==> zinc <==
## alu
module alu(input read,write,dig1,dig2,dig3,dig4,rst,clk,rev,exec,sign, output o1,o2,o3,o4, output [0:6] bcd);
Settings: LEC_CHECK=0, ABC_AREA=0, CAP_MARGIN=20, CORE_ASPECT_RATIO=0.5, CORE_MARGIN=2, CORE_UTILIZATION=72, CTS_CLUSTER_DIAMETER=354, CTS_CLUSTER_SIZE=13, PLACE_DENSITY_LB_ADDON=0.12, SETUP_SLACK_MARGIN=1.34, SLEW_MARGIN=20; clock period 4.6 ns.
run.sh (not shown) runs the stock make flow with config.mk's settings and CLKGATE_MAP_FILE=.
==> delta (differences from zinc) <==
ABC_AREA = not set   (was 0)
CORE_ASPECT_RATIO = not set   (was 0.5)
CORE_UTILIZATION = 64   (was 72)
CTS_CLUSTER_DIAMETER = not set   (was 354)
CTS_CLUSTER_SIZE = not set   (was 13)
PLACE_DENSITY_LB_ADDON = not set   (was 0.12)
SETUP_SLACK_MARGIN = 1.06   (was 1.34)
==> flow/constraint.sdc (replaced) <==
create_clock -name core_clock -period 6.88 [get_ports {clk}]
set_input_delay 1.3760 -clock core_clock [delete_from_list [all_inputs] [get_ports {clk}]]
set_output_delay 1.3760 -clock core_clock [all_outputs]
set_load 0.01 [all_outputs]
==> impl_metrics.env <==
# flow metrics
export IMPL_status="stopped before the end"
export IMPL_stop_stage="global routing"
export IMPL_error_line="[ERROR GRT-0232] Routing congestion too high. Check the congestion heatmap in the GUI."
export IMPL_dp_cells=4977
export IMPL_core_area_um2=68580
export IMPL_die_h_um=189.7
export IMPL_place_ws_ns=-1.943
export IMPL_numCtsBuffers=86
export IMPL_fp_util=0.7242
export IMPL_use_met3=0.5738
Source of the figures above: zinc

==> impl_metrics.env <==
# implementation run metrics
export IMPL_status="finished clean"
export IMPL_rr_startpoint="BOOTH.temp_Output[0]"
export IMPL_numCtsBuffers=100
export IMPL_edf_count=920
export IMPL_place_ws_ns=0.3432
export IMPL_fp_util=0.6443
export IMPL_use_met3=0.05823
export IMPL_die_size_x_um=282.6
export IMPL_ys_seq_share=0.5861
export IMPL_die_h_um=282.6
Source of the figures above: delta



==> harbor <==
alu again, from the RTL that the note above started with.
## alu
module alu(input read,write,dig1,dig2,dig3,dig4,rst,clk,rev,exec,sign, output o1,o2,o3,o4, output [0:6] bcd);
localparam RESET=4'd0;
localparam IDLE=4'd1;
localparam ADDRESS=4'd2;
localparam DISPLAY=4'd3;
localparam WRITE=4'd4;
localparam EXECUTE=4'd5;
localparam DEBOUNCER_CONSTANT=32'b0111_1111_1111_1111_1111_1111_1111_1111;
localparam DEBOUNCER_CLOCK=10;
localparam OPERATOR=4'd1;
localparam OPERAND1=4'd2;
localparam OPERAND2=4'd3;
localparam ADD=4'd0;
localparam SUB=4'd1;
localparam MUL=4'd2;
localparam DIV=4'd3;
reg [3:0] state, location_state;  
reg [3:0] location_state_q;
reg [3:0] di1,di2,di3,di4,di5,add1,add2,add4;  
reg [3:0] di1_q,di2_q,di3_q,di4_q,di5_q,add1_q,add2_q,add4_q;
reg [6:0] b1,b2,b3,b4;  
reg [6:0] b1_q,b2_q,b3_q,b4_q;
reg [63:0] main_count; 
reg [63:0] main_count_q;
reg [31:0] debouncer4,debouncer3,debouncer2,debouncer1;  
reg [31:0] debouncer4_q,debouncer3_q,debouncer2_q,debouncer1_q;
reg [7:0] value, address;  
reg [7:0] value_q, address_q;
reg [31:0] temp_register;  
reg [31:0] temp_register_q;
reg mem_we;  
reg [31:0] mem_wdata;  
reg [31:0] memory[0:31];  
reg [7:0] temp_value,temp_display1,temp_display2;  
reg idle,address_read,mul_en;  
reg address_read_q,mul_en_q;
reg sign_1, sign_2; 
reg sign_1_q, sign_2_q;
wire temp_c_sub,temp_c_add;  
  ...
Settings: LEC_CHECK=0, ABC_AREA=0, CAP_MARGIN=20, CELL_PAD_IN_SITES_DETAIL_PLACEMENT=0, CORE_ASPECT_RATIO=0.89, CORE_MARGIN=2, CORE_UTILIZATION=72, CTS_CLUSTER_DIAMETER=338, CTS_CLUSTER_SIZE=13, GPL_TIMING_DRIVEN=1, PLACE_DENSITY_LB_ADDON=0.06, SETUP_SLACK_MARGIN=1.33, SLEW_MARGIN=30; clock period 4.47 ns.
==> garnet: changes against harbor <==
Settings changed: CELL_PAD_IN_SITES_DETAIL_PLACEMENT 0 to default, CORE_ASPECT_RATIO 0.89 to default, CTS_CLUSTER_DIAMETER 338 to default, GPL_TIMING_DRIVEN 1 to default, MAX_ROUTING_LAYER from default to met4, PLACE_DENSITY_LB_ADDON 0.06 to 0.03, SETUP_SLACK_MARGIN 1.33 to 1.34, SLEW_MARGIN 30 to 20.
==> flow/constraint.sdc (replaced) <==
create_clock -name core_clock -period 4.6 [get_ports {clk}]
set_input_delay 0.9200 -clock core_clock [delete_from_list [all_inputs] [get_ports {clk}]]
set_output_delay 0.9200 -clock core_clock [all_outputs]
set_load 0.01 [all_outputs]
==> results <==
quantity	garnet	harbor
Outcome	did not finish	did not finish
Last stage reached	5_1_grt	4_1_cts
Placement-stage cell area	0.0555 sq mm	0.0559 sq mm
Tally of buffers added on design ports	21	21
Placer congestion estimate	0.984	0.962
Pre-CTS worst setup slack	-1.96 ns	-2.09 ns
Post-placement cell count	4992	5078
Area of the chip	0.0711 sq mm	0.0711 sq mm
Row count	96	90
Synth Register Bits	994	994
Area of the core	0.0685 sq mm	0.0680 sq mm
Unique cell types	95	95
Area fraction in mux cells	0.0981	0.0981
Initial core utilization	0.725	0.730
Horizontal die size	267 um	282 um
Chip height	267 um	252 um
Placed wire-length estimate	104000 um	106000 um
Parity-gate share of the synthesized area counting xor and xnor cells	0.0329	0.0329
